==> flow/design.v <==
module memory_controller( CLK_48MHZ,RESET,SRAM_STATUS,READ_CMD, GEIG_DATA, MAG_DATA
,READ_ADDRESS,READ_CHIP_SELECT,WRITE_ADDRESS,WRITE_CHIP_SELECT
,NEXT_READ,NEXT_WRITE,DATA_OUT,ADDRESS_OUT,CHIP_SELECT,CMD_OUT);
input CLK_48MHZ,RESET,SRAM_STATUS, READ_CMD;
input [79:0] GEIG_DATA;
input [79:0] MAG_DATA;
output [17:0] READ_ADDRESS;
output READ_CHIP_SELECT;
output [17:0] WRITE_ADDRESS;
output WRITE_CHIP_SELECT;
output NEXT_READ, NEXT_WRITE;
output [15:0] DATA_OUT;
output [17:0] ADDRESS_OUT;
output CHIP_SELECT;
output [1:0] CMD_OUT;
reg [79:0] geig_prev;
reg [79:0] geig_buffer;
parameter new_geig_cmd =2'b01;
parameter num_geig_cycles = 5;
reg [79:0] mag_prev;
reg [79:0] mag_buffer;
parameter new_mag_cmd =2'b10;
parameter num_mag_cycles = 5;
reg [79:0] data_buffer;
reg read_prev;
parameter new_read_cmd = 2'b11;
reg [7:0] schedule;
reg [2:0] num_cycles;
reg [2:0] write_count;
reg busy_hold;
reg next_write;
reg next_read;
reg [17:0] address_out;
reg chip_select;
reg [15:0] data_out;
reg [1:0] cmd_out;
assign NEXT_WRITE = next_write;
assign NEXT_READ = next_read;
assign CMD_OUT = cmd_out;
assign ADDRESS_OUT=address_out;
assign CHIP_SELECT=chip_select;
assign DATA_OUT = data_out;
reg [17:0] r_address;
reg r_chip_select;
reg [17:0] w_address;
reg w_chip_select;
assign READ_ADDRESS = r_address;
assign READ_CHIP_SELECT = r_chip_select;
assign WRITE_ADDRESS = w_address;
assign WRITE_CHIP_SELECT = w_chip_select;
always @(posedge CLK_48MHZ or negedge RESET)
begin
if (RESET==1'b0) begin
    schedule = 8'b00000000;
    busy_hold = 1'b0;
    write_count=4'b0000;
    next_write<=0;
    next_read<=0;
    cmd_out<=2'b00;
    num_cycles=0;
    address_out<=17'b0;
    chip_select<=1'b0;
    data_out<=0;
    mag_prev=80'b0;
    geig_prev=80'b0;
    geig_buffer=80'b0;
    mag_buffer=80'b0;
    data_buffer=80'b0;
    read_prev=1'b0;
    r_address<=18'b0;
    r_chip_select<=1'b0;
    w_address<=18'b0;
    w_chip_select<=1'b0;
end else begin
if (schedule[1:0] ==2'b00) begin
    schedule=schedule>>2;
end
if (geig_prev!=GEIG_DATA) begin
    geig_buffer = GEIG_DATA;
    geig_prev = GEIG_DATA;
    if (schedule[1:0] == 2'b00) begin
        schedule[1:0] = new_geig_cmd;
    end else if (schedule[3:2] ==2'b00) begin
        schedule[3:2] = new_geig_cmd;
    end else if (schedule[5:4] == 2'b00) begin
        schedule[5:4] = new_geig_cmd;
    end else begin
        schedule[7:6] = new_geig_cmd;
    end
end else begin
    geig_prev= GEIG_DATA;
end
if (mag_prev!=MAG_DATA) begin
    mag_buffer = MAG_DATA;
    mag_prev = MAG_DATA;
    if (schedule[1:0] == 2'b00) begin
        schedule[1:0] = new_mag_cmd;
    end else if (schedule[3:2] ==2'b00) begin
        schedule[3:2] = new_mag_cmd;
    end else if (schedule[5:4] == 2'b00) begin
        schedule[5:4] = new_mag_cmd;
    end else begin
        schedule[7:6] = new_mag_cmd;
    end
end else begin
    mag_prev=MAG_DATA;
end
if ((READ_CMD ==1'b1) && (read_prev ==1'b0) && (RESET==1'b1))begin
    read_prev=READ_CMD;
    if (schedule[1:0] == 2'b00) begin
        schedule[1:0] = new_read_cmd;
    end else if (schedule[3:2] ==2'b00) begin
        schedule[3:2] = new_read_cmd;
    end else if (schedule[5:4] == 2'b00) begin
        schedule[5:4] = new_read_cmd;
    end else begin
        schedule[7:6] = new_read_cmd;
    end
end else begin
    read_prev = READ_CMD;
end
if (((schedule[1:0] == new_geig_cmd) || (schedule[1:0] == new_mag_cmd)) && (RESET==1'b1)) begin
    if ((schedule[1:0] == new_geig_cmd) && (write_count==0)) begin
        num_cycles=num_geig_cycles;
        data_buffer[79:0] = geig_buffer;
    end else if ((schedule[1:0] == new_mag_cmd) && (write_count==0)) begin
        num_cycles = num_mag_cycles;
        data_buffer[79:0]=mag_buffer;
    end
    if (write_count<num_cycles) begin
        if ((busy_hold==1) && (SRAM_STATUS==1)) begin
            cmd_out<=2'b00;
        end
        if ((busy_hold==1'b1)&&(SRAM_STATUS==1'b0)) begin
            next_write<=1'b1;
            if (next_write==1'b0) begin
                if (w_address == 18'b111111111111111111) begin
                    w_address <= 18'b000000000000000000;
                    w_chip_select <= !w_chip_select;
                end else begin
                    w_address <= w_address+1;
                end
            end
            data_buffer = data_buffer >>16;
            busy_hold=1'b0;
            write_count=write_count+1;
        end else if ((SRAM_STATUS==1'b0) && (busy_hold==0)) begin
            next_write<=1'b0;
            cmd_out<=2'b10;
            address_out<=WRITE_ADDRESS;
            chip_select<=WRITE_CHIP_SELECT;
            data_out<=data_buffer[15:0];
            busy_hold=1'b1;
        end
    end else if (write_count==num_cycles) begin
        write_count=0;
        schedule=schedule>>2;
    end
end else if ((schedule[1:0]==new_read_cmd) && (RESET==1'b1)) begin
    if (READ_ADDRESS == WRITE_ADDRESS) begin 
        schedule=schedule>>2;
    end else begin
        if ((SRAM_STATUS==1'b1) && (busy_hold==1)) begin
            cmd_out<=2'b00;
        end    
        if ((SRAM_STATUS==1'b0) && (busy_hold==1)) begin
            next_read<=1'b1;
            if (next_read==1'b0) begin
                if (r_address == 18'b111111111111111111) begin
                    r_address <= 18'b000000000000000000;
                    r_chip_select <= !r_chip_select;
                end else begin
                    r_address <= r_address+1;
                end
            end
            busy_hold=0;
            schedule=schedule>>2;
        end else if ((SRAM_STATUS==1'b0) && (busy_hold==0)) begin
            next_read<=1'b0;
            cmd_out<=2'b01;
            address_out<=READ_ADDRESS;
            chip_select<=READ_CHIP_SELECT;
            busy_hold=1'b1;
        end
    end
end
end  
end
endmodule
module sram_interface(CLK_48MHZ,RESET,ADDRESS_IN,DATA_IN,CMD_IN, CHIP_SELECT,
SRAM_D_IN, SRAM_D_OUT, SRAM_D_OE,
SRAM_A0,SRAM_A1,SRAM_A2,SRAM_A3,SRAM_A4,SRAM_A5,SRAM_A6,SRAM_A7,SRAM_A8,SRAM_A9,SRAM_A10,SRAM_A11,
SRAM_A12,SRAM_A13, SRAM_A14, SRAM_A15, SRAM_A16, SRAM_A17,
SRAM_SRBS0,SRAM_SRBS1,SRAM_SRBS2,SRAM_SRBS3,SRAM_CE,SRAM_WE,SRAM_OE,
STATUS,DATA_READ);
input CLK_48MHZ, RESET;
input [17:0] ADDRESS_IN;
input CHIP_SELECT;
input [15:0] DATA_IN;
input [1:0] CMD_IN;
output SRAM_A0,SRAM_A1,SRAM_A2,SRAM_A3,SRAM_A4,SRAM_A5,SRAM_A6,SRAM_A7,SRAM_A8,SRAM_A9,SRAM_A10,SRAM_A11,
SRAM_A12, SRAM_A13, SRAM_A14, SRAM_A15, SRAM_A16, SRAM_A17;
output SRAM_SRBS0,SRAM_SRBS1,SRAM_SRBS2,SRAM_SRBS3,SRAM_CE,SRAM_WE,SRAM_OE;
output STATUS;
output [15:0] DATA_READ;
input [31:0] SRAM_D_IN;
output [15:0] SRAM_D_OUT;
output SRAM_D_OE;
wire SRAM_D0,SRAM_D1,SRAM_D2,SRAM_D3,SRAM_D4,SRAM_D5,SRAM_D6,SRAM_D7,SRAM_D8,SRAM_D9,SRAM_D10,SRAM_D11,
SRAM_D12,SRAM_D13,SRAM_D14,SRAM_D15,SRAM_D16,SRAM_D17,SRAM_D18,SRAM_D19,SRAM_D20,SRAM_D21,SRAM_D22,SRAM_D23,
SRAM_D24,SRAM_D25,SRAM_D26,SRAM_D27,SRAM_D28,SRAM_D29,SRAM_D30,SRAM_D31;
assign {SRAM_D31,SRAM_D30,SRAM_D29,SRAM_D28,SRAM_D27,SRAM_D26,SRAM_D25,SRAM_D24,
        SRAM_D23,SRAM_D22,SRAM_D21,SRAM_D20,SRAM_D19,SRAM_D18,SRAM_D17,SRAM_D16,
        SRAM_D15,SRAM_D14,SRAM_D13,SRAM_D12,SRAM_D11,SRAM_D10,SRAM_D9,SRAM_D8,
        SRAM_D7,SRAM_D6,SRAM_D5,SRAM_D4,SRAM_D3,SRAM_D2,SRAM_D1,SRAM_D0} = SRAM_D_IN;
reg [15:0] dout;     
reg [15:0] dread;    
reg [17:0] address;  
reg ce,we,oe,srbs0,srbs1,srbs2,srbs3;    
reg weVAL;                   
reg busy;                    
reg write_cycle;             
reg [3:0] write_counter;     
reg read_cycle;              
reg [3:0] read_counter;      
assign SRAM_A0 = address[0];
assign SRAM_A1 = address[1];
assign SRAM_A2 = address[2];
assign SRAM_A3 = address[3];
assign SRAM_A4 = address[4];
assign SRAM_A5 = address[5];
assign SRAM_A6 = address[6];
assign SRAM_A7 = address[7];
assign SRAM_A8 = address[8];
assign SRAM_A9 = address[9];
assign SRAM_A10 = address[10];
assign SRAM_A11 = address[11];
assign SRAM_A12 = address[12];
assign SRAM_A13 = address[13];
assign SRAM_A14 = address[14];
assign SRAM_A15 = address[15];
assign SRAM_A16 = address[16];
assign SRAM_A17 = address[17];
assign SRAM_D_OUT = dout;
assign SRAM_D_OE = weVAL;
assign DATA_READ[0] = dread[0];
assign DATA_READ[1] = dread[1];
assign DATA_READ[2] = dread[2];
assign DATA_READ[3] = dread[3];
assign DATA_READ[4] = dread[4];
assign DATA_READ[5] = dread[5];
assign DATA_READ[6] = dread[6];
assign DATA_READ[7] = dread[7];
assign DATA_READ[8] = dread[8];
assign DATA_READ[9] = dread[9];
assign DATA_READ[10] = dread[10];
assign DATA_READ[11] = dread[11];
assign DATA_READ[12] = dread[12];
assign DATA_READ[13] = dread[13];
assign DATA_READ[14] = dread[14];
assign DATA_READ[15] = dread[15];
assign SRAM_CE = ce;
assign SRAM_WE = we;
assign SRAM_OE = oe;
assign SRAM_SRBS0 = srbs0;
assign SRAM_SRBS1 = srbs1;
assign SRAM_SRBS2 = srbs2;
assign SRAM_SRBS3 = srbs3;
assign STATUS=busy;
always @(negedge CLK_48MHZ or negedge RESET)
begin
if (RESET==1'b0) begin
    dout = 16'b0;
    dread <= 16'b0;
    address = 18'b0;
    ce = 1'b0;
    we = 1'b1;
    oe = 1'b1;
    srbs0 = 1'b1;
    srbs1 = 1'b1;
    srbs2 = 1'b1;
    srbs3 = 1'b1;
    weVAL = 1'b0;
    write_cycle =1'b0;
    write_counter = 4'b0;
    read_counter = 4'b0;
    read_cycle = 1'b0;
    busy = 1'b0;
end else begin
    if (busy==0) begin
        if (CMD_IN==2) begin
            write_cycle=1;
        end else if (CMD_IN==1) begin
            read_cycle=1;
        end
    end
    if (write_cycle==1'b1) begin
        if (write_counter==0) begin
            busy=1'b1;
            address = ADDRESS_IN;
            if (CHIP_SELECT==1'b0) begin
                srbs0=1'b0;
                srbs1=1'b0;
                srbs2=1'b1;
                srbs3=1'b1;
            end else begin
                srbs0=1'b1;
                srbs1=1'b1;
                srbs2=1'b0;
                srbs3=1'b0;
            end
            oe=1'b1;
            we=1'b0;
            ce=1'b0;
            weVAL=1'b1;
            dout=DATA_IN;
            write_counter=write_counter+1;
        end else if (write_counter==1) begin
            srbs0=1'b1;
            srbs1=1'b1;
            srbs2=1'b1;
            srbs3=1'b1;
            oe=1'b1;
            we=1'b1;
            ce=1'b0;
            weVAL=1'b0;
            write_counter=0;
            write_cycle=1'b0;
            busy=1'b0;
        end
    end  
    if (read_cycle==1'b1) begin
        if (read_counter==0) begin
            busy=1'b1;
            address = ADDRESS_IN;  
            ce=1'b0;
            oe=1'b0;
            we=1'b1;
            if (CHIP_SELECT==1'b0) begin
                srbs0=1'b0;
                srbs1=1'b0;
                srbs2=1'b1;
                srbs3=1'b1;
            end else begin
                srbs0=1'b1;
                srbs1=1'b1;
                srbs2=1'b0;
                srbs3=1'b0;
            end
            read_counter=read_counter+1;
        end else if (read_counter==1) begin
            if (CHIP_SELECT==1'b0) begin
                dread[0]<=SRAM_D0;
                dread[1]<=SRAM_D1;
                dread[2]<=SRAM_D2;
                dread[3]<=SRAM_D3;
                dread[4]<=SRAM_D4;
                dread[5]<=SRAM_D5;
                dread[6]<=SRAM_D6;
                dread[7]<=SRAM_D7;
                dread[8]<=SRAM_D8;
                dread[9]<=SRAM_D9;
                dread[10]<=SRAM_D10;
                dread[11]<=SRAM_D11;
                dread[12]<=SRAM_D12;
                dread[13]<=SRAM_D13;
                dread[14]<=SRAM_D14;
                dread[15]<=SRAM_D15;
            end else begin
                dread[0]<=SRAM_D16;
                dread[1]<=SRAM_D17;
                dread[2]<=SRAM_D18;
                dread[3]<=SRAM_D19;
                dread[4]<=SRAM_D20;
                dread[5]<=SRAM_D21;
                dread[6]<=SRAM_D22;
                dread[7]<=SRAM_D23;
                dread[8]<=SRAM_D24;
                dread[9]<=SRAM_D25;
                dread[10]<=SRAM_D26;
                dread[11]<=SRAM_D27;
                dread[12]<=SRAM_D28;
                dread[13]<=SRAM_D29;
                dread[14]<=SRAM_D30;
                dread[15]<=SRAM_D31;
            end
            read_counter=read_counter+1;
        end else if (read_counter == 2) begin
            oe=1'b1;
            we=1'b1;
            srbs0=1'b1;
            srbs1=1'b1;
            srbs2=1'b1;
            srbs3=1'b1;
            ce=1'b0;
            read_cycle=1'b0;
            read_counter=0;
            busy=1'b0;
        end
    end  
end  
end  
endmodule
module sram_logger(
    input         CLK_48MHZ,
    input         RESET,           
    input         READ_CMD,
    input  [79:0] GEIG_DATA,
    input  [79:0] MAG_DATA,
    input  [31:0] SRAM_D_IN,
    output [17:0] SRAM_A,
    output [3:0]  SRAM_SRBS,
    output        SRAM_CE,
    output        SRAM_WE,
    output        SRAM_OE,
    output [15:0] SRAM_D_OUT,
    output        SRAM_D_OE,
    output [15:0] DATA_READ,
    output [17:0] W_ADDRESS,
    output        W_CHIP_SELECT,
    output [17:0] R_ADDRESS,
    output        R_CHIP_SELECT
);
wire        sram_status;
wire        chip_select;
wire [15:0] data_out;
wire [17:0] address_out;
wire [1:0]  cmd_out;
memory_controller memory_controller_0(
    .CLK_48MHZ         ( CLK_48MHZ ),
    .RESET             ( RESET ),
    .SRAM_STATUS       ( sram_status ),
    .READ_CMD          ( READ_CMD ),
    .GEIG_DATA         ( GEIG_DATA ),
    .MAG_DATA          ( MAG_DATA ),
    .READ_ADDRESS      ( R_ADDRESS ),
    .READ_CHIP_SELECT  ( R_CHIP_SELECT ),
    .WRITE_ADDRESS     ( W_ADDRESS ),
    .WRITE_CHIP_SELECT ( W_CHIP_SELECT ),
    .NEXT_READ         ( ),
    .NEXT_WRITE        ( ),
    .DATA_OUT          ( data_out ),
    .ADDRESS_OUT       ( address_out ),
    .CHIP_SELECT       ( chip_select ),
    .CMD_OUT           ( cmd_out )
);
sram_interface sram_interface_0(
    .CLK_48MHZ   ( CLK_48MHZ ),
    .RESET       ( RESET ),
    .ADDRESS_IN  ( address_out ),
    .DATA_IN     ( data_out ),
    .CMD_IN      ( cmd_out ),
    .CHIP_SELECT ( chip_select ),
    .SRAM_D_IN   ( SRAM_D_IN ),
    .SRAM_D_OUT  ( SRAM_D_OUT ),
    .SRAM_D_OE   ( SRAM_D_OE ),
    .SRAM_A0 ( SRAM_A[0] ),   .SRAM_A1 ( SRAM_A[1] ),   .SRAM_A2 ( SRAM_A[2] ),
    .SRAM_A3 ( SRAM_A[3] ),   .SRAM_A4 ( SRAM_A[4] ),   .SRAM_A5 ( SRAM_A[5] ),
    .SRAM_A6 ( SRAM_A[6] ),   .SRAM_A7 ( SRAM_A[7] ),   .SRAM_A8 ( SRAM_A[8] ),
    .SRAM_A9 ( SRAM_A[9] ),   .SRAM_A10 ( SRAM_A[10] ), .SRAM_A11 ( SRAM_A[11] ),
    .SRAM_A12 ( SRAM_A[12] ), .SRAM_A13 ( SRAM_A[13] ), .SRAM_A14 ( SRAM_A[14] ),
    .SRAM_A15 ( SRAM_A[15] ), .SRAM_A16 ( SRAM_A[16] ), .SRAM_A17 ( SRAM_A[17] ),
    .SRAM_SRBS0 ( SRAM_SRBS[0] ), .SRAM_SRBS1 ( SRAM_SRBS[1] ),
    .SRAM_SRBS2 ( SRAM_SRBS[2] ), .SRAM_SRBS3 ( SRAM_SRBS[3] ),
    .SRAM_CE ( SRAM_CE ),
    .SRAM_WE ( SRAM_WE ),
    .SRAM_OE ( SRAM_OE ),
    .STATUS  ( sram_status ),
    .DATA_READ ( DATA_READ )
);
endmodule
==> flow/run.sh <==
#!/bin/bash
# the make line also repeats each setting of config.mk as NAME=value (left out here)
make -C /OpenROAD-flow-scripts/flow DESIGN_CONFIG=/design/flow/config.mk WORK_HOME=/design/flow/orfs CLKGATE_MAP_FILE= finish
==> flow/config.mk <==
export PLATFORM = sky130hd
export DESIGN_NAME = sram_logger
export DESIGN_NICKNAME = sram_logger
export VERILOG_FILES = /design/flow/design.v
export SDC_FILE = /design/flow/constraint.sdc
export NUM_CORES = 4
export LEC_CHECK = 0
export CAP_MARGIN = 15
export CORE_MARGIN = 2
export CORE_UTILIZATION = 66
export SETUP_SLACK_MARGIN = 0.49
export SLEW_MARGIN = 20
==> flow/constraint.sdc <==
create_clock -name core_clock -period 4.84 [get_ports {CLK_48MHZ}]
set_input_delay 0.9680 -clock core_clock [delete_from_list [all_inputs] [get_ports {CLK_48MHZ}]]
set_output_delay 0.9680 -clock core_clock [all_outputs]
set_load 0.01 [all_outputs]
==> flow_results.org, run 1 <==
* Flow results

** Logic synthesis
- For reference, XOR and XNOR gates occupy 7.047% of the area reported after synthesis.
- Of the post-synthesis cell area, the part taken by muxes is under 10%.
- Per the post-synthesis report, the number of cells in the design is 2,416.
- Synth area leader :: sky130_fd_sc_hd__dfrtp_1
- For this run, the leading register cell type out of synthesis is sky130_fd_sc_hd__dfrtp_1.
- Counting every net in the synthesized netlist gives 2,632.
- Yosys reports that the most numerous cell types are sky130_fd_sc_hd__dfrtp_1 (491), sky130_fd_sc_hd__nand2_1 (444), sky130_fd_sc_hd__xnor2_1 (188).
- Ys flops :: about 560
- Per the synth stats, the proportion of register bits with asynchronous set or reset is 100.0%.
- For reference, full adder, half adder and majority cells occupy about 1.1% of the area reported after synthesis.
- Summing the sequential cell areas from Yosys gives 55.30% of the chip area.
- Area share of the leading cell type in the synthesized netlist :: 48.46%
- Average instance area after synthesis :: 10.49 um2
- By area the synthesized netlist is led by sky130_fd_sc_hd__dfrtp_1 (48%), sky130_fd_sc_hd__nand2_1 (6.6%), sky130_fd_sc_hd__xnor2_1 (6.5%).
- During synthesis, Yosys emitted a total of 2 warnings.
- Summing the areas of all compound-gate instances in the mapped netlist gives 16.01% of the synthesized area.
- Yosys mapped a number of flops with a built-in enable equal to 0.
- Area fraction in and, or, nand and nor cells after synthesis :: around 11%
- Among the non-sequential cells, AND-OR/OR-AND gates take the most area.
- Synth unique cells :: 65
- Number of cells in Yosys stat :: 2,416
- Synth Cell Area :: 25,350 um2
- Synth top cell by count :: sky130_fd_sc_hd__dfrtp_1
- Yosys reports a chip area of 25,350 um2.

** Outcome
- The flow did not finish.
- According to the logs, the last stage reached was global routing.
- Log Error :: [ERROR DPL-0038] Utilization greater than 100%, impossible to legalize

** Die
- Row generation in the floorplan step produced 71 rows.
- Area inside the core boundary :: 37,760 um2
- The die is ~200 um tall.
- In this run the count of I/O pins placed on the die edge is between 200 and 300.
- Init Core Util :: around 67%
- The chip occupies about 40,000 um2.
- Per the OpenROAD floorplan log, the width of the die is 200 um.

** Place
- Total placed instance area :: 31,600 um2
- Once detailed placement completed, the half-perimeter wirelength came to 58,840 um.
- The final weighted congestion recorded by global placement is 0.9205.
- Placed Cells :: 3,452
- As logged by OpenROAD, the buffers inserted on ports number 290.

** Clock tree
- The clock H-tree reported by CTS has 2 levels.
- The tree is rooted in a sky130_fd_sc_hd__clkbuf_16.
- The tree built by TritonCTS fans out to 560 sinks.
- In this run, CTS created clock tree buffers numbering 55.
- Cts-stage hold buffer count :: 0
- Maximum buffer depth of the clock tree :: 3
==> through the flow <==
step | setup TNS, ns | utilization [%] | total power [W] | setup WS (ns)
3_5_place_dp | -138.53 | 83.69 | 0.005808 | -1.213
3_3_place_gp | -111.86 | 83.68 | 0.005767 | -0.9514
2_1_floorplan | -0.1504 | - | 0.005191 | -0.1269
4_1_cts | 0 | 94.19 | 0.01029 | 0.1144
==> repair_timing <==
item	4_1_cts
pin swaps	195
gates cloned	17
resized	684
endpoints found under the hold margin	0
setup buffers	72
setup endpoints to repair	325
==> run 2: changes to the inputs <==
Settings changed: ABC_AREA set to 1, CAP_MARGIN 15 to 0, CELL_PAD_IN_SITES_GLOBAL_PLACEMENT set to 2, CORE_ASPECT_RATIO set to 0.58, CORE_MARGIN 2 to 3, CORE_UTILIZATION 66 to 54, CTS_CLUSTER_SIZE set to 54, GPL_ROUTABILITY_DRIVEN set to 0, GPL_TIMING_DRIVEN set to 1, HOLD_SLACK_MARGIN set to 0.1, MAX_ROUTING_LAYER set to met4, PLACE_DENSITY set to 0.52, SETUP_SLACK_MARGIN 0.49 to 2.24, SLEW_MARGIN 20 to 10, TNS_END_PERCENT set to 90.
Clock period 4.84 ns to 7.65 ns, I/O delays scaled along.
==> run 2 against run 1 <==
Compared with the run above:
- the flow stops in global placement without I/O
- synthesized cell count up 32%
- area after synthesis up 4.9%
- die area rose by 30%
==> flow_results.org, run 2 <==
* Flow results

** Outcome
- The flow did not finish.
- It got as far as global placement without I/O and failed there.
- Log Error :: [ERROR GPL-0301] Utilization 102.079 % exceeds 100%.

** Logic synthesis
- The combined area of all synthesized cells was 26,590 um2 (+4.9%).
- Area fraction in mux cells :: 0.7622% (-4.2 points)
- Top post-synthesis cells by count :: sky130_fd_sc_hd__nand2_1 (1,172), sky130_fd_sc_hd__dfrtp_1 (491), sky130_fd_sc_hd__inv_1 (307)
- The commonest register cell is sky130_fd_sc_hd__dfrtp_1.
- The cell count after synthesis is 3,198 (+32%).
- FA/HA/MAJ Cells, Area Fraction :: 0.9880% (-0.088 points)
- Synth unique cells :: 54 (-17%)
- Ys flops :: 560 (unchanged)
- The synthesis report lists the most area-consuming cells as sky130_fd_sc_hd__dfrtp_1 (46%), sky130_fd_sc_hd__nand2_1 (17%), sky130_fd_sc_hd__dfrtn_1 (5.9%).
- The number of enable-type register cells in the synthesized netlist is 0 (unchanged).
- Yosys warns :: 2 (unchanged)
- The largest total area in the synthesized netlist belongs to sky130_fd_sc_hd__dfrtp_1.
- AND-OR/OR-AND Cells, Area Fraction :: 9.848% (-6.2 points)
- Average instance area after synthesis :: 8.316 um2 (-21%)
- Area share of the leading cell type in the synthesized netlist :: 46.20% (-2.3 points)
- The net count of the mapped netlist came to 3,414 (+30%).
- Async set-reset flop share out of synthesis :: 100.0% (unchanged)
- Register area share after synthesis :: 52.72% (-2.6 points)
- For this run the top cell type by instance count after synthesis was sky130_fd_sc_hd__nand2_1.
- Main logic family after synthesis :: simple AND/OR/NAND/NOR gates
- The area share of and/or/nand/nor cells after synthesis came to 24.56% (+13 points).
- Post-Synth XOR/XNOR Area :: 2.931% (-4.1 points)
- Number of cells in Yosys stat :: 3,198 (+32%)
- Synthesized chip area reported by yosys :: 26,590 um2 (+4.9%)

** Die
- The total core area is 48,240 um2 (+28%).
- Die Y-Extent :: 175.0 um (-12%)
- Placement row count :: 61 (-14%)
- The effective utilization at floorplan was 55.13% (-12 points).
- Die boundary width :: 297.4 um (+49%)
- Chip footprint :: 52,040 um2 (+30%)
==> run 3: changes to the inputs <==
Settings changed: ABC_AREA 1 to 0, CAP_MARGIN 0 to 25, CELL_PAD_IN_SITES_GLOBAL_PLACEMENT 2 to not set, CORE_ASPECT_RATIO 0.58 to not set, CORE_UTILIZATION 54 to 66, CTS_CLUSTER_SIZE 54 to 83, GPL_ROUTABILITY_DRIVEN 0 to not set, HOLD_SLACK_MARGIN 0.1 to not set, PLACE_DENSITY 0.52 to not set, SETUP_SLACK_MARGIN 2.24 to not set, SLEW_MARGIN 10 to 20, TNS_END_PERCENT 90 to 15.
Clock period 7.65 ns to 4.83 ns, I/O delays scaled along.
==> run 3 against run 2 <==
Compared with the run above:
- now fails the layout checks on setup timing
- area after synthesis shrank 4.7%
- die area shrank 22%
- synthesized cell count shrank 24%
==> flow_results.org, run 3 <==
* Implementation run

** Die
- Init Core Util :: 67.15% (+12 points)
- Chip footprint :: 40,800 um2 (-22%)
- The vertical die dimension came to 202 um (+15%).
- The number of placement rows is 71 (+16%).
- Die boundary width :: 202 um (-32%)
- Number of top-level pins :: 291
- The total core area was 37,760 um2 (-22%).

** Logic synthesis
- Synth area leader :: sky130_fd_sc_hd__dfrtp_1
- Top post-synthesis cells by count :: sky130_fd_sc_hd__dfrtp_1 (491), sky130_fd_sc_hd__nand2_1 (444), sky130_fd_sc_hd__xnor2_1 (188)
- Area fraction in and, or, nand and nor cells after synthesis :: 11.21% (-13 points)
- The total of warnings raised by yosys was 2 (unchanged).
- Flip-flop cell with the highest count after synthesis :: sky130_fd_sc_hd__dfrtp_1
- The synthesized area divided by synthesized cell count came to 10.49 um2 (+26%).
- Net count entering floorplan :: 2,632 (-23%)
- Main logic family after synthesis :: AND-OR/OR-AND gates
- Cells after synthesis :: 2,416 (-24%)
- The area fraction of the dominant cell type after synthesis was 48.46% (+2.3 points).
- Synth unique cells :: 65 (+20%)
- The number of enable-type register cells in the synthesized netlist is 0 (unchanged).
- AND-OR/OR-AND Cells, Area Fraction :: 16.01% (+6.2 points)
- The cell total in the yosys stat output is 2,416 (-24%).
- The proportion of register bits with asynchronous set or reset after synthesis was 100.0% (unchanged).
- The area fraction in mux cells came to 4.979% (+4.2 points).
- Synth area leaders :: sky130_fd_sc_hd__dfrtp_1 (48%), sky130_fd_sc_hd__nand2_1 (6.6%), sky130_fd_sc_hd__xnor2_1 (6.5%)
- FA/HA/MAJ Cells, Area Fraction :: 1.076% (+0.088 points)
- The register share after synthesis was 55.30% (+2.6 points).
- Synth Cell Area :: 25,350 um2 (-4.7%)
- The fraction of synthesized cell area in xor and xnor cells was 7.047% (+4.1 points).
- The chip area from the yosys synthesis statistics was 25,350 um2 (-4.7%).
- Synth top cell by count :: sky130_fd_sc_hd__dfrtp_1
- The number of synthesized register bits was 560 (unchanged).

** Timing
- Per the final report, max-transition violations number 0.
- Worst slew margin relative to its limit :: 35.51%
- Post-layout period usage of the worst path :: 108.1%
- Worst setup skew after layout :: slightly above 0.07 ns
- Hold Violations, Final :: 0
- Pin slew with the least headroom to its limit :: between 0.9 and 1 ns
- Summed over all failing endpoints, the final setup total negative slack is -32.01 ns.
- The final timing report counts setup violations totalling ~140.
- Subtracting the final worst setup slack from the clock period gives 5.223 ns.
- Achievable Freq :: between 150 and 200 MHz
- The final timing report gives a worst setup slack of -0.3934 ns.

** Critical path
- Crit-path max FO :: 3
- The largest individual stage delay along the critical path comes from the cell sky130_fd_sc_hd__a2111o_2.
- Startpoint of the worst setup timing path :: GEIG_DATA[23]
- Among the stages of the critical path, the cell type that occurs most often is sky130_fd_sc_hd__nor3_4.
- The timing report gives the worst reg2reg path a setup slack of 0.06 ns.
- The worst setup path is launched from a primary input.
- For this run, the slowest stage of the critical path takes approximately 0.54 ns.
- Count of buffering cells on the critical path with inverters included :: 5
- The most critical setup path has its endpoint at memory_controller_0.w_address[17].
- Required time worst endpoint :: 5.34 ns
- The timing report attributes the biggest portion of critical-path delay to simple AND/OR/NAND/NOR gates.
- The OpenROAD report gives the critical path a data arrival time of approximately 5.7 ns.
- Critical path class :: primary input to flip-flop
- The worst register-to-register path has a depth of 24.
- Logic depth of the worst path, buffers included :: 25
- Startpoint of the most critical register-to-register path :: memory_controller_0.mag_prev[56]
- The worst setup path is captured at a flip-flop.
- The capture point of the worst register-to-register path is recorded as memory_controller_0.w_address[17].

** Power
- Per the power-grid run, VDD falls by no more than 0.0002669 V.
- Comb pwr :: slightly above 0.0009 W
- The share of total power dissipated in sequential elements is a little under half.
- The analysis attributes to net switching a power of 0.002557 W.
- The largest part of the power goes to sequential cells.
- Clock network power consumption :: 0.00474 W
- Proportion of power drawn by the clock network :: 44.8%
- The power report shows net switching accounting for 24.17% of the total.
- Summed over all cells, the static leakage comes to roughly 17 nW.
- In this run the power density over the cells is 306.5 nW/um2.
- The power report lists the sequential group at around 0.005 W.
- Cell internal power was estimated by the tool at approximately 0.008 W.
- Relative contribution of combinational cells to total power :: 8.8%

** Route
- Per the detail_route report, routed wire per instance is 26.64 um.
- DR vias :: roughly 24,000
- Total wirelength of the detailed-routed design :: 95,870 um
- Using the TritonRoute via totals, the vias-per-cell ratio works out to about 6.6.
- The count of nets left with antenna violations once routing finished came out at 0.
- Post-detailed-route DRC marker count :: 0
- Detailed Routing Iterations Pass 1 :: 6
- Detailed router's first-iteration violation count :: 3,438

** Global routing
- Via count of the first global-routing pass :: roughly 24,000
- In the global route stage, met3 resource usage came out at 9.502%.
- The global route stage reports its total congestion overflow as 0.
- Met2 global-route usage :: 70.86%
- All-Layer GR Usage :: 45.62%
- The first global-routing pass estimated 139,700 um of wire.
- Met1 track demand over resource :: between 50% and 60%
- The initial antenna violation count came to 12.
- Pin count of the biggest net entering global routing :: 137
- Highest-utilization routing layer at the global route stage :: met2

** Place
- The count of buffers added on input and output ports is 290.
- HPWL Detailed :: 59,730 um
- The placement summary gives the final routability congestion estimate as 0.9402.
- Total placed instance area :: 31,590 um2
- The pre-CTS setup check shows a worst slack of -1.204 ns.

** Outcome
- Layout check faults :: setup timing
- The run finished, with violations left.

** Cells and area
- The layout stage reports a final design area of 34,520 um2.
- According to the finish report, the design has a final net count of between 3,000 and 4,000.
- Between the synthesized netlist and the finished layout, the area growth was recorded as 36.14%.

** Flow run
- In this run the tools logged warnings totalling about 50.
- Max capacitance violation total :: 0

** Clock tree
- On the reported timing paths, the clock transition at the registers reads 0.06 ns.
- Clock latency on the worst-skew pair, taken at its later pin, is between 0.6 and 0.7 ns.
- TritonCTS built the clock tree.
- Sink Count :: approximately 560
- The longest clock path from root to sink contains 3 buffers.
- The CTS report gives the tree buffer count as 57.
- H-tree lvl count :: 2
- Root Buffer :: sky130_fd_sc_hd__clkbuf_16

** Worst hold path
- The type recorded for the worst min-delay path is primary input to asynchronous set/reset pin.
==> run 3: timing repair <==
action | 4_1_cts | 5_1_grt
setup endpoints to repair | 206 | 129
pin swaps | 38 | 109
setup buffers | 4 | 11
hold buffers | 0 | 0
cloned | 1 | 1
resized | 128 | 152
==> run 3: metal layers <==
metal | vias to the layer above | wire [um]
met5 | - | 0
met4 | 0 | 7207
met3 | 548 | 10290
met2 | 1903 | 44910
met1 | 11750 | 33460
li1 | 9718 | -
==> run 3: per-stage QoR <==
stage	hold slack (ns)	power (W)	cells	utilization, %
2_1_floorplan	0.3890	0.005201	2416	-
3_3_place_gp	0.3281	0.005798	3460	83.66
3_5_place_dp	0.3265	0.005830	3460	83.66
4_1_cts	0.1254	0.01049	3575	89.49
5_1_grt	0.1392	0.01081	3599	91.42
6_report	0.1464	0.01058	3599	91.42
==> run 3: layout make-up <==
type,instances,area (um2)
sequential,560,14020
multi-input combinational,1604,11000
timing repair buffer,728,6560
fill,1493,3238
clock buffer,82,1650
tap,511,639.4
clock inverter,29,344.1
inverter,73,274.0
antenna,12,30.03
==> run 4: changes to the inputs <==
Settings changed: CAP_MARGIN 25 to 20, CELL_PAD_IN_SITES_DETAIL_PLACEMENT set to 1, CELL_PAD_IN_SITES_GLOBAL_PLACEMENT set to 1, CORE_ASPECT_RATIO set to 1.23, CORE_MARGIN 3 to 2, CORE_UTILIZATION 66 to 67, CTS_CLUSTER_SIZE 83 to not set, GPL_TIMING_DRIVEN 1 to 0, MAX_ROUTING_LAYER met4 to not set, SLEW_MARGIN 20 to 30, TNS_END_PERCENT 15 to not set.
Clock period 4.83 ns to 10.5 ns, I/O delays scaled along.
==> run 4 against run 3 <==
Compared with the run above:
- the flow now stops in global placement
- area after synthesis stayed put
- die area decreased by 3.4%
- synthesized cell count is the same
==> flow_results.org, run 4 <==
* Flow results

** Outcome
- Status :: stopped before the end
- The flow stopped in global placement.
- Log Error :: [ERROR GPL-0301] Utilization 102.998 % exceeds 100%.

** Logic synthesis
- AND-OR/OR-AND Cells, Area Fraction :: 16.01% (unchanged)
- Synth unique cells :: 65 (unchanged)
- Yosys reports that the most numerous cell types are sky130_fd_sc_hd__dfrtp_1 (491), sky130_fd_sc_hd__nand2_1 (444), sky130_fd_sc_hd__xnor2_1 (188).
- The number of enable-type register cells in the synthesized netlist is 0 (unchanged).
- The register share after synthesis came to 55.30% (unchanged).
- Area share of the leading cell type in the synthesized netlist :: 48.46% (unchanged)
- The number of synthesized register bits was 560 (unchanged).
- Area fraction in and, or, nand and nor cells after synthesis :: 11.21% (unchanged)
- Net count entering floorplan :: 2,632 (unchanged)
- The combined area of all synthesized cells came to 25,350 um2 (unchanged).
- Synth top cell by count :: sky130_fd_sc_hd__dfrtp_1
- The fraction of synthesized cell area in xor and xnor cells is 7.047% (unchanged).
- The chip area from the yosys synthesis statistics came to 25,350 um2 (unchanged).
- The cell type that accounts for the most area after synthesis is sky130_fd_sc_hd__dfrtp_1.
- Flip-flop cell with the highest count after synthesis :: sky130_fd_sc_hd__dfrtp_1
- Synth area leaders :: sky130_fd_sc_hd__dfrtp_1 (48%), sky130_fd_sc_hd__nand2_1 (6.6%), sky130_fd_sc_hd__xnor2_1 (6.5%)
- Yosys warns :: 2 (unchanged)
- Number of cells in Yosys stat :: 2,416 (unchanged)
- The proportion of register bits with asynchronous set or reset after synthesis is 100.0% (unchanged).
- By area, the combinational part of the netlist is dominated by AND-OR/OR-AND gates.
- The cell count after synthesis is 2,416 (unchanged).
- The post-synthesis adder-cell area fraction was 1.076% (unchanged).
- The area fraction in mux cells was 4.979% (unchanged).
- The synthesized area divided by synthesized cell count came to 10.49 um2 (unchanged).

** Die
- Number of top-level pins :: 291 (unchanged)
- The die footprint was 39,420 um2 (-3.4%).
- Die boundary width :: 179.4 um (-11%)
- The effective utilization at floorplan was 67.50% (+0.35 points).
- The vertical die dimension came to 219.7 um (+8.8%).
- Area inside the core boundary :: 37,560 um2 (-0.51%)
- The number of placement rows was 79 (+11%).
==> run 5: changes to the inputs <==
Settings changed: ABC_AREA 0 to 1, CAP_MARGIN 20 to 35, CELL_PAD_IN_SITES_DETAIL_PLACEMENT 1 to not set, CELL_PAD_IN_SITES_GLOBAL_PLACEMENT 1 to 2, CORE_ASPECT_RATIO 1.23 to not set, CORE_MARGIN 2 to 10, CORE_UTILIZATION 67 to 72, CTS_CLUSTER_DIAMETER set to 168, CTS_CLUSTER_SIZE set to 31, GPL_ROUTABILITY_DRIVEN set to 0, GPL_TIMING_DRIVEN 0 to not set, HOLD_SLACK_MARGIN set to -0.06, MAX_ROUTING_LAYER set to met4, MIN_ROUTING_LAYER set to met2, PLACE_DENSITY_LB_ADDON set to 0.04, SLEW_MARGIN 30 to 20, TNS_END_PERCENT set to 25.
Clock period 10.5 ns to 11.5 ns, I/O delays scaled along.
==> run 5 against run 4 <==
Compared with the run above:
- the flow stops in global placement without I/O
- area after synthesis increased by 4.9%
- die area increased by 14%
- synthesized cell count increased by 32%
==> flow_results.org, run 5 <==
* Flow results

** Outcome
- The flow did not finish.
- The run ended at global placement without I/O.
- The tool reported: "[ERROR FLW-0024] Place density exceeds 1.0 (current PLACE_DENSITY_LB_ADDON =  0.04). Please check if the value of  PLACE_DENSITY_LB_ADDON is between 0 and 0.99".

** Die
- The die outline width was 212.2 um (+18%).
- The effective utilization at floorplan is 72.81% (+5.3 points).
- Chip footprint :: 45,020 um2 (+14%)
- Area inside the core boundary :: 36,520 um2 (-2.8%)
- Placement row count :: 70 (-11%)
- Die Y-Extent :: 212.2 um (-3.4%)

** Logic synthesis
- Synth area leaders :: sky130_fd_sc_hd__dfrtp_1 (46%), sky130_fd_sc_hd__nand2_1 (17%), sky130_fd_sc_hd__dfrtn_1 (5.9%)
- The number of synthesized register bits was 560 (unchanged).
- The synthesized area divided by synthesized cell count was 8.316 um2 (-21%).
- The area fraction of the dominant cell type after synthesis is 46.20% (-2.3 points).
- Number of enable flip-flop cells :: 0 (unchanged)
- The area share of and/or/nand/nor cells after synthesis is 24.56% (+13 points).
- Among the non-sequential cells, simple AND/OR/NAND/NOR gates take the most area.
- The synthesized design spends more area on one cell type than any other, namely sky130_fd_sc_hd__dfrtp_1.
- The net count of the mapped netlist was 3,414 (+30%).
- The total of warnings raised by yosys was 2 (unchanged).
- Top post-synthesis cells by count :: sky130_fd_sc_hd__nand2_1 (1,172), sky130_fd_sc_hd__dfrtp_1 (491), sky130_fd_sc_hd__inv_1 (307)
- Area fraction in mux cells :: 0.7622% (-4.2 points)
- Looking at the gate-level netlist, the highest instance count belongs to sky130_fd_sc_hd__nand2_1.
- Flip-flop cell with the highest count after synthesis :: sky130_fd_sc_hd__dfrtp_1
- Number of cells in Yosys stat :: 3,198 (+32%)
- The post-synthesis adder-cell area fraction was 0.9880% (-0.088 points).
- The proportion of register bits with asynchronous set or reset after synthesis was 100.0% (unchanged).
- Synth unique cells :: 54 (-17%)
- Post-Synth XOR/XNOR Area :: 2.931% (-4.1 points)
- Cells after synthesis :: 3,198 (+32%)
- Register area share after synthesis :: 52.72% (-2.6 points)
- Synthesized chip area reported by yosys :: 26,590 um2 (+4.9%)
- Synth Cell Area :: 26,590 um2 (+4.9%)
- AND-OR/OR-AND Cells, Area Fraction :: 9.848% (-6.2 points)
==> run 6: changes to the inputs <==
Settings changed: ABC_AREA 1 to not set, CAP_MARGIN 35 to 25, CELL_PAD_IN_SITES_GLOBAL_PLACEMENT 2 to 1, CORE_ASPECT_RATIO set to 0.92, CORE_MARGIN 10 to 2, CORE_UTILIZATION 72 to 63, CTS_CLUSTER_DIAMETER 168 to not set, CTS_CLUSTER_SIZE 31 to 65, GPL_ROUTABILITY_DRIVEN 0 to 1, GPL_TIMING_DRIVEN set to 0, HOLD_SLACK_MARGIN -0.06 to not set, MIN_ROUTING_LAYER met2 to met1, PLACE_DENSITY_LB_ADDON 0.04 to 0.01, TNS_END_PERCENT 25 to 55.
Clock period 11.5 ns to 9.81 ns, I/O delays scaled along.
==> run 6 against run 5 <==
Compared with the run above:
- now clean on timing, DRC and antenna
- synthesized cell count decreased by 24%
- area after synthesis decreased by 4.7%
- die area decreased by 7.0%
==> flow_results.org, run 6 <==
* Implementation run

** Critical path
- Critical Path Most Common Cell :: sky130_fd_sc_hd__clkbuf_1
- The worst register-to-register path has a setup slack of 1.38 ns.
- The critical path in this run is classified as primary input to flip-flop.
- End of the worst register-to-register path :: memory_controller_0.data_buffer[7]
- Endpoint of the worst setup timing path :: memory_controller_0.data_buffer[7]
- The worst setup path is launched from a primary input.
- Required time worst endpoint :: 10.27 ns
- The report shows a maximum critical-path fanout of 10.
- Worst path max stage delay :: roughly 0.63 ns
- Arrival time worst endpoint :: 9.76 ns
- The report puts the cell count of the worst reg-to-reg path at 9.
- Together, buffers and inverters on the worst path number 8.
- Critical path capture point type :: flip-flop
- In this run the critical register-to-register path is launched from sram_interface_0.busy.
- The critical path crosses 22 cells after its start point.
- Cell with the biggest individual delay on the critical path :: sky130_fd_sc_hd__clkbuf_1
- Top delay family on crit path :: buffers and inverters
- The launch point of the critical path was reported as GEIG_DATA[4].
- Traced cell by cell, the critical path runs through clkdlybuf4s50_1 -> xnor2_1 -> nand4_1 -> nor3_1 -> nand4_1 -> nor2_4 -> buf_2 -> a21oi_1 -> o21bai_1 -> nor2b_1 -> ha_1 -> and2_1 -> clkbuf_1 -> clkbuf_1 -> nor3_1 -> ha_1 -> a2111o_1 -> buf_2 -> buf_1 -> clkbuf_1 -> clkbuf_1 -> o221ai_1.

** Logic synthesis
- The chip area from the yosys synthesis statistics is 25,350 um2 (-4.7%).
- Number of cells in Yosys stat :: 2,416 (-24%)
- The post-synthesis adder-cell area fraction came to 1.076% (+0.088 points).
- Synth top cell by count :: sky130_fd_sc_hd__dfrtp_1
- The area fraction in mux cells is 4.979% (+4.2 points).
- By count the netlist is led by sky130_fd_sc_hd__dfrtp_1 (491), sky130_fd_sc_hd__nand2_1 (444), sky130_fd_sc_hd__xnor2_1 (188).
- Net count entering floorplan :: 2,632 (-23%)
- Cells after synthesis :: 2,416 (-24%)
- The synthesized area divided by synthesized cell count came to 10.49 um2 (+26%).
- The proportion of register bits with asynchronous set or reset after synthesis was 100.0% (unchanged).
- Flip-flop cell with the highest count after synthesis :: sky130_fd_sc_hd__dfrtp_1
- Number of enable flip-flop cells :: 0 (unchanged)
- The combined area of all synthesized cells came to 25,350 um2 (-4.7%).
- The area fraction of the dominant cell type after synthesis was 48.46% (+2.3 points).
- AND-OR/OR-AND Cells, Area Fraction :: 16.01% (+6.2 points)
- The area share of and/or/nand/nor cells after synthesis is 11.21% (-13 points).
- Yosys warns :: 2 (unchanged)
- The count of unique library cells instantiated by Yosys is 65 (+20%).
- Per the synthesis report, the dominant area consumer among library cells is sky130_fd_sc_hd__dfrtp_1.
- Main logic family after synthesis :: AND-OR/OR-AND gates
- The number of synthesized register bits is 560 (unchanged).
- The register share after synthesis is 55.30% (+2.6 points).
- Synth area leaders :: sky130_fd_sc_hd__dfrtp_1 (48%), sky130_fd_sc_hd__nand2_1 (6.6%), sky130_fd_sc_hd__xnor2_1 (6.5%)
- Post-Synth XOR/XNOR Area :: 7.047% (+4.1 points)

** Clock tree
- Worst skew pair latency :: 0.64 ns
- The report lists the number of cells resized after CTS as 0.
- Looking at the clock tree report, the maximum root-to-sink buffer count equals 3.
- The timing report gives the clock slew at the launch and capture registers of the worst setup and hold paths as approximately 0.06 ns.
- Looking at the clock tree report, the root buffer type is sky130_fd_sc_hd__clkbuf_16.
- Post-CTS setup repair buffer count :: 0
- Total CTS buffers :: 56
- TritonCTS built the clock tree.
- Sink Count :: about 560
- H-tree lvl count :: 2
- Cts-stage hold buffer count :: 0

** Die
- Init Core Util :: 63.76% (-9.0 points)
- The floorplan report gives the top-level pin count as 291.
- The vertical die dimension came to 196.4 um (-7.4%).
- The number of placement rows came to 70 (unchanged).
- Area inside the core boundary :: 39,760 um2 (+8.9%)
- Die boundary width :: 213.2 um (+0.45%)
- The die footprint came to 41,870 um2 (-7.0%).

** Timing
- Achievable Freq :: 107.5 MHz
- Worst setup skew after layout :: ~0.054 ns
- Worst slew margin relative to its limit :: a little over a quarter
- After layout, the worst path uses 94.79% of the clock period.
- Final count of negative-setup-slack endpoints :: 0
- Clock period minus worst slack :: 9.299 ns
- Hold Violations, Final :: 0
- Setup TNS :: 0 ns
- Pin slew with the least headroom to its limit :: between 1 and 1.5 ns
- Per the final report, max-transition violations number 0.
- Setup repair after global routing left no endpoint under its margin.

** Global routing
- Entering global routing, the biggest net connects 95 pins.
- Initial antenna violation count :: 9
- All-Layer GR Usage :: 40.44%
- The number of global-route vias before repair was between 20,000 and 25,000.
- The first global-routing pass estimated 123,400 um of wire.
- For this run the aggregate overflow at the end of global routing stands at 0.

** Power
- Power density over the cells :: between 150 and 200 nW/um2
- Proportion of power drawn by the clock network :: 45.4%
- Combinational logic is responsible for 6.8% of the overall power.
- Heaviest power group :: sequential cells
- Register share of total power :: approximately 48%
- Per the power-grid run, VDD falls by no more than about 0.00013 V.
- Static Leakage :: 13.47 nW
- Switching power :: 0.001170 W
- Clock network power consumption :: between 0.002 and 0.0025 W
- Comb pwr :: 0.000345 W
- The flow reports power dissipated in sequential cells as 0.00241 W.
- Proportion of total power due to net switching :: 23.20%
- The power report lists cell-internal power as 0.003874 W.

** Flow run
- Max capacitance violation total :: 0
- Summing over the stages, the warning tally comes to 45.

** Route
- The detailed router placed 21,200 vias in this run.
- The DRC violation total left in the routed layout is recorded as 0.
- For this block, the initial DRC count from the detailed router was 2,844.
- The first TritonRoute pass finished after 6 iterations.
- Nets still carrying antenna violations after routing amount to 0.
- After detailed routing, the total wire length is 80,960 um.
- Per the detail_route report, routed wire per instance is 24.01 um.
- The routed design shows a via density per instance of 6.286.

** Cells and area
- Synthesis-to-layout area growth :: 22.68%
- The net count of the finished layout is approximately 3,000.
- Design Area, Final :: around 31,000 um2

** Place
- Final weighted congestion in routability-driven placement :: 0.9925
- In the placement report, post-DP HPWL is listed as 60,580 um.
- Once placement finished, the instance area stood at 29,100 um2.
- In this run the tool buffered the top-level ports with just under 300 buffer cells.

** Outcome
- The flow ran to the end and the layout has no timing, DRC or antenna violations.

** Worst hold path
- STA lists the startpoint of the worst hold path as sram_interface_0.write_counter[2].
- STA shows the worst min-delay path finishing at sram_interface_0.write_counter[2].
- The report gives the cell count of the worst hold path as 1.
- Hold Path Class :: flip-flop to flip-flop
## run 6: layout make-up
| cell class | count | area (um2) |
|---|---|---|
| Antenna cell | 9 | 22.52 |
| Clock buffer | 82 | 1650 |
| Clock inverter | 30 | 332.8 |
| Tap cell | 540 | 675.6 |
| Fill cell | 2683 | 8658 |
| Timing Repair Buffer | 296 | 3073 |
| Inverter | 73 | 274.0 |
| Multi-Input combinational cell | 1604 | 10220 |
| Sequential cell | 560 | 14020 |
| Buffer | 178 | 830.8 |
## run 6: routing by layer
| layer | vias to the layer above | wire length [um] | track usage (%) |
|---|---|---|---|
| met5 | - | 0 | - |
| met4 | 0 | 3482 | 16.41 |
| met3 | 247 | 8277 | 9.704 |
| met2 | 1216 | 36280 | 58.70 |
| met1 | 10530 | 32920 | 55.23 |
| li1 | 9202 | - | - |
## run 6: metrics by stage
step	std cells	setup WS [ns]	util, %	power [W]	hold slack (ns)
2_1_floorplan	2416	2.334	-	0.002558	0.3890
3_3_place_gp	3246	-21.61	72.76	0.002778	0.3999
3_5_place_dp	3252	0.3182	73.19	0.002791	0.4134
4_1_cts	3363	0.9176	78.17	0.005050	0.4160
5_1_grt	3372	0.3011	78.23	0.005175	0.4332
6_report	3372	0.5114	78.23	0.005044	0.4141
==> run 7: changes to the inputs <==
Settings changed: ABC_AREA set to 0, CAP_MARGIN 25 to 15, CELL_PAD_IN_SITES_GLOBAL_PLACEMENT 1 to not set, CORE_ASPECT_RATIO 0.92 to not set, CORE_UTILIZATION 63 to 66, CTS_CLUSTER_DIAMETER set to 256, CTS_CLUSTER_SIZE 65 to 83, GPL_ROUTABILITY_DRIVEN 1 to not set, GPL_TIMING_DRIVEN 0 to 1, MIN_ROUTING_LAYER met1 to not set, PLACE_DENSITY_LB_ADDON 0.01 to not set, SETUP_SLACK_MARGIN set to 1.14, TNS_END_PERCENT 55 to 45.
Clock period 9.81 ns to 4.83 ns, I/O delays scaled along.
==> run 7 against run 6 <==
Compared with the run above:
- the run now fails in global routing
- die area down 4.5%
- synthesized cell count did not move
- area after synthesis unchanged
==> flow_results.org, run 7 <==
* Flow results

** Outcome
- The flow did not finish.
- The flow stopped in global routing.

** Place
- Total placed instance area :: 31,680 um2 (+8.8%)
- The pre-CTS setup slack was -1.179 ns (-1.497 ns).
- The HPWL after detailed placement came to 58,720 um (-3.1%).
- Count of port buffers added during placement :: 290 (unchanged)
- The total instance count after detailed placement was 3,468 (+6.6%).
- Final weighted congestion in routability-driven placement :: 0.9375 (-5.5%)

** Logic synthesis
- The share of synthesized cell area in and-or and or-and compound cells was 16.01% (unchanged).
- In the post-synthesis netlist, the cell with the most instances is sky130_fd_sc_hd__dfrtp_1.
- Post-Synth XOR/XNOR Area :: 7.047% (unchanged)
- Async set-reset flop share out of synthesis :: 100.0% (unchanged)
- After synthesis, the largest family of logic cells by area is AND-OR/OR-AND gates.
- Average instance area after synthesis :: 10.49 um2 (unchanged)
- Area fraction in and, or, nand and nor cells after synthesis :: 11.21% (unchanged)
- FA/HA/MAJ Cells, Area Fraction :: 1.076% (unchanged)
- The commonest cells after synthesis are sky130_fd_sc_hd__dfrtp_1 (491), sky130_fd_sc_hd__nand2_1 (444), sky130_fd_sc_hd__xnor2_1 (188).
- Synth Cell Area :: 25,350 um2 (unchanged)
- Register area share after synthesis :: 55.30% (unchanged)
- The area fraction in mux cells is 4.979% (unchanged).
- Synthesized chip area reported by yosys :: 25,350 um2 (unchanged)
- Synth unique cells :: 65 (unchanged)
- The area fraction of the dominant cell type after synthesis came to 48.46% (unchanged).
- The number of enable-type register cells in the synthesized netlist is 0 (unchanged).
- The cell type that accounts for the most area after synthesis is sky130_fd_sc_hd__dfrtp_1.
- Cells after synthesis :: 2,416 (unchanged)
- Ys flops :: 560 (unchanged)
- The synthesis report lists the most area-consuming cells as sky130_fd_sc_hd__dfrtp_1 (48%), sky130_fd_sc_hd__nand2_1 (6.6%), sky130_fd_sc_hd__xnor2_1 (6.5%).
- The cell total in the yosys stat output was 2,416 (unchanged).
- Flip-flop cell with the highest count after synthesis :: sky130_fd_sc_hd__dfrtp_1
- The net count of the mapped netlist was 2,632 (unchanged).
- The total of warnings raised by yosys came to 2 (unchanged).

** Die
- The I/O pin total is 291 (unchanged).
- The die outline width is 200 um (-6.2%).
- Init Core Util :: 67.15% (+3.4 points)
- Die Y-Extent :: 200 um (+1.8%)
- Area inside the core boundary :: 37,760 um2 (-5.1%)
- The die footprint was 40,000 um2 (-4.5%).
- Placement row count :: 71 (+1.4%)

** Clock tree
- Maximum buffer depth of the clock tree :: 3 (unchanged)
- Total CTS buffers :: 10 (-82%)
- Sink Count :: 560 (unchanged)
- H-tree lvl count :: 1 (-1)
- The count of hold-fix buffers inserted at cts is 0 (unchanged).
- Root Buffer :: sky130_fd_sc_hd__clkbuf_16
[run 7: through the flow]
stage | utilization [%] | TNS (ns) | hold WS (ns)
2_1_floorplan | - | -0.1824 | 0.3890
4_1_cts | 89.36 | 0 | 0.3423
3_5_place_dp | 83.90 | -133.78 | 0.3338
3_3_place_gp | 83.90 | -125.01 | 0.3264
[run 7: repair_timing]
item	4_1_cts
setup endpoints to repair	404
buffers inserted	70
gates cloned	13
gates resized	467
pin swaps	171
==> run 8: changes to the inputs <==
Settings changed: ABC_AREA 0 to not set, CAP_MARGIN 15 to 40, CTS_CLUSTER_DIAMETER 256 to not set, CTS_CLUSTER_SIZE 83 to 51, GPL_TIMING_DRIVEN 1 to not set, MAX_ROUTING_LAYER met4 to not set, SETUP_SLACK_MARGIN 1.14 to not set, TNS_END_PERCENT 45 to not set.
==> run 8 against run 7 <==
Compared with the run above:
- now fails the layout checks on setup timing
- die area did not move
- synthesized cell count unchanged
- area after synthesis did not move
==> flow_results.org, run 8 <==
* Implementation run

** Die
- The vertical die dimension is 200 um (unchanged).
- Placement row count :: 71 (unchanged)
- The effective utilization at floorplan came to 67.15% (unchanged).
- The total core area was 37,760 um2 (unchanged).
- The I/O pin total is 291 (unchanged).
- Chip footprint :: 40,000 um2 (unchanged)
- Die boundary width :: 200 um (unchanged)

** Logic synthesis
- Area fraction in and, or, nand and nor cells after synthesis :: 11.21% (unchanged)
- The number of enable-type register cells in the synthesized netlist came to 0 (unchanged).
- Synth area leaders :: sky130_fd_sc_hd__dfrtp_1 (48%), sky130_fd_sc_hd__nand2_1 (6.6%), sky130_fd_sc_hd__xnor2_1 (6.5%)
- Area share of the leading cell type in the synthesized netlist :: 48.46% (unchanged)
- Of the combinational cells, the family taking the most area is AND-OR/OR-AND gates.
- Ys flops :: 560 (unchanged)
- Sorting the Yosys area breakdown by cell type puts at the top sky130_fd_sc_hd__dfrtp_1.
- The share of synthesized cell area in and-or and or-and compound cells came to 16.01% (unchanged).
- Number of cells in Yosys stat :: 2,416 (unchanged)
- The count of unique library cells instantiated by Yosys came to 65 (unchanged).
- Synth top cell by count :: sky130_fd_sc_hd__dfrtp_1
- The proportion of register bits with asynchronous set or reset after synthesis came to 100.0% (unchanged).
- Area fraction in mux cells :: 4.979% (unchanged)
- The total of warnings raised by yosys came to 2 (unchanged).
- Flip-flop cell with the highest count after synthesis :: sky130_fd_sc_hd__dfrtp_1
- Post-Synth XOR/XNOR Area :: 7.047% (unchanged)
- Top post-synthesis cells by count :: sky130_fd_sc_hd__dfrtp_1 (491), sky130_fd_sc_hd__nand2_1 (444), sky130_fd_sc_hd__xnor2_1 (188)
- Synthesized chip area reported by yosys :: 25,350 um2 (unchanged)
- Average instance area after synthesis :: 10.49 um2 (unchanged)
- The combined area of all synthesized cells came to 25,350 um2 (unchanged).
- The post-synthesis adder-cell area fraction is 1.076% (unchanged).
- The cell count after synthesis was 2,416 (unchanged).
- Register area share after synthesis :: 55.30% (unchanged)
- Net count entering floorplan :: 2,632 (unchanged)

** Route
- Per the detail_route report, DRC violations left total 0.
- TritonRoute output was used to compute an average wire per cell of around 28 um.
- Once iteration 0 of detailed routing completed, the report listed between 3,000 and 4,000 DRC markers.
- DR vias :: 24,500
- For this run, the detailed router reports a per-instance via density of 6.766.
- Detailed Routing Iterations Pass 1 :: 9
- Total wirelength of the detailed-routed design :: slightly above 100,000 um
- The count of nets left with antenna violations once routing finished came out at 0.

** Global routing
- The initial antenna violation count was 12.
- Summed over all routing layers, the global router reports a total usage of 46.83%.
- Global route total overflow :: 0
- The number of global-route vias before repair was 23,670.
- The first global-routing pass estimated approximately 140,000 um of wire.
- Pin count of the biggest net entering global routing :: 154

** Timing
- Achievable Freq :: 188.1 MHz
- Setup violations remaining at the end of the flow were counted as 92.
- The transition time recorded at the tightest slew-check pin is a little over 1 ns.
- The clock arrives with approximately 0.062 ns of skew.
- Setup WS post-layout :: -0.4874 ns
- The worst pin sits at a relative slew slack of around a third.
- In the final report, the number of hold violations comes to 0.
- For the finished layout, the period the worst path requires is 5.317 ns.
- Post-layout period usage of the worst path :: 110.1%
- Final tally of max-slew violations :: 0

** Critical path
- The worst setup path is of the primary input to flip-flop kind.
- The arrival time of data at the worst endpoint is listed as 5.79 ns.
- Startpoint of the most critical register-to-register path :: sram_interface_0.busy
- Top delay family on crit path :: AND-OR/OR-AND gates
- STA classifies the critical path startpoint as a primary input.
- Walking the worst path, the cells encountered are dlygate4sd2_1 -> xnor2_1 -> nand4_1 -> nor4_2 -> nand4_1 -> buf_4 -> nor2_4 -> a21oi_2 -> o21bai_2 -> nor2b_4 -> ha_4 -> and2_4 -> nor3_4 -> buf_4 -> inv_2 -> ha_4 -> nand2b_4 -> a2111o_2 -> buf_4 -> buf_6 -> o32a_1 -> o211ai_1.
- The worst setup path is captured at a flip-flop.
- Startpoint of the worst setup timing path :: GEIG_DATA[47]
- Measured in cells, the most critical reg-to-reg path has a length of 8.
- The critical path runs through a total of 22 cells.
- The critical path endpoint has a required time of roughly 5.3 ns.
- Crit-path max FO :: 29
- The slowest stage of the critical path is the sky130_fd_sc_hd__a2111o_2 cell.
- The worst register-to-register path has a setup slack of -0.32 ns.
- Critical Path Most Common Cell :: sky130_fd_sc_hd__buf_4
- Looking at the reg2reg group, the worst path ends at memory_controller_0.data_buffer[16].
- The critical path contains buffers and inverters numbering 6 combined.
- The longest incremental delay of any stage on the critical path is reported as 0.55 ns.
- Endpoint of the worst setup timing path :: memory_controller_0.data_buffer[16]

** Clock tree
- CTS tree :: done
- Maximum buffer depth of the clock tree :: 3 (unchanged)
- Root Buffer :: sky130_fd_sc_hd__clkbuf_16
- The CTS buffer count is 56 (+46).
- The count of hold-fix buffers inserted at cts was 0 (unchanged).
- Worst skew pair latency :: 0.66 ns
- The total clock sinks came to 560 (unchanged).
- In the CTS report, the clock slew at the register clock pins of the worst setup and hold paths is listed as about 0.070 ns.
- The H-tree depth is 2 (+1).

** Place
- Worst Setup Slack post-DPL :: -1.348 ns (-0.1694 ns)
- The placer's final routability congestion estimate was 0.9602 (+2.4%).
- The number of input and output port buffers inserted is 290 (unchanged).
- The HPWL after detailed placement was 60,090 um (+2.3%).

** Cells and area
- Leaving out buffers and inverters, the combinational logic in the layout accounts for 11,030 um2.
- The finished layout reports a core utilization of 91.91%.
- At the end of the flow, the number of nets in the layout was roughly 3,300.
- In this run the layout overhead on the synthesized area is reported as 36.86%.
- Number of filler instances in the final layout :: 1,377
- The area taken by sequential standard cells is reported as 14,020 um2.

** Outcome
- Failing layout checks were recorded as setup timing.
- The flow ran to the end, but the layout failed its checks.

** Power
- Register share of total power :: 46.6%
- Clock network power consumption :: 0.00467 W
- Switching power :: about 0.0026 W
- Per the OpenROAD power report, leakage power amounts to 16.42 nW.
- Of the total power, combinational logic draws 9.0%.
- The largest share of the power goes to sequential cells.
- Proportion of power drawn by the clock network :: ~44%
- The sequential power reported by the tool is 0.00491 W.
- The analysis reports a worst IR drop on VDD of 0.0003518 V.
- Power Internal :: 0.007943 W
- The script computed a power per unit cell area of a little over 300 nW/um2.
- Proportion of total power due to net switching :: 24.57%
- The flow reports power dissipated in combinational cells as 0.000952 W.

** Worst hold path
- The path class of the tightest hold or removal check is primary input to asynchronous set/reset pin.

** Flow run
- Max capacitance violation total :: 0
- OpenROAD emitted warnings numbering around 57.
-- run 8: per-layer routing --
layer / global-route usage [%] / vias up / wire [um]
li1: - / 9767 / -
met1: 59.62 / 11830 / 34370
met2: 71.78 / 2198 / 45690
met3: 13.27 / 698 / 12590
met4: 28.53 / 6 / 8759
met5: 0 / - / 106
-- run 8: metrics by stage --
stage	hold slack (ns)	std cells	total power, W	TNS (ns)	cell area, um2
2_1_floorplan	0.3890	2416	0.005201	-0.2200	25530
3_3_place_gp	0.3270	3456	0.005811	-141.09	31580
3_5_place_dp	0.3285	3457	0.005846	-174.00	31610
4_1_cts	0.3043	3586	0.01037	0	33860
5_1_grt	0.3087	3613	0.01074	-31.45	34680
6_report	0.2879	3621	0.01053	-8.379	34700
-- run 8: final cells by class --
| class | instances | share of cell area (%) |
|---|---|---|
| flip-flops and latches | 560 | 40.41 |
| multi-input cells | 1604 | 31.78 |
| repair buffers | 745 | 19.41 |
| clock buffers | 82 | 4.878 |
| well taps | 511 | 1.843 |
| inverters | 73 | 0.7896 |
| clock inverters | 30 | 0.7716 |
| diodes | 16 | 0.1154 |
-- run 8: timing repair --
action | CTS | global route
pin swaps | 56 | 97
hold endpoints to repair | 0 | 0
gates cloned | 0 | 3
endpoints found under the setup margin | 211 | 173
gates resized | 146 | 157
setup buffers | 18 | 13
Power is estimated from default activity; no workload was simulated.
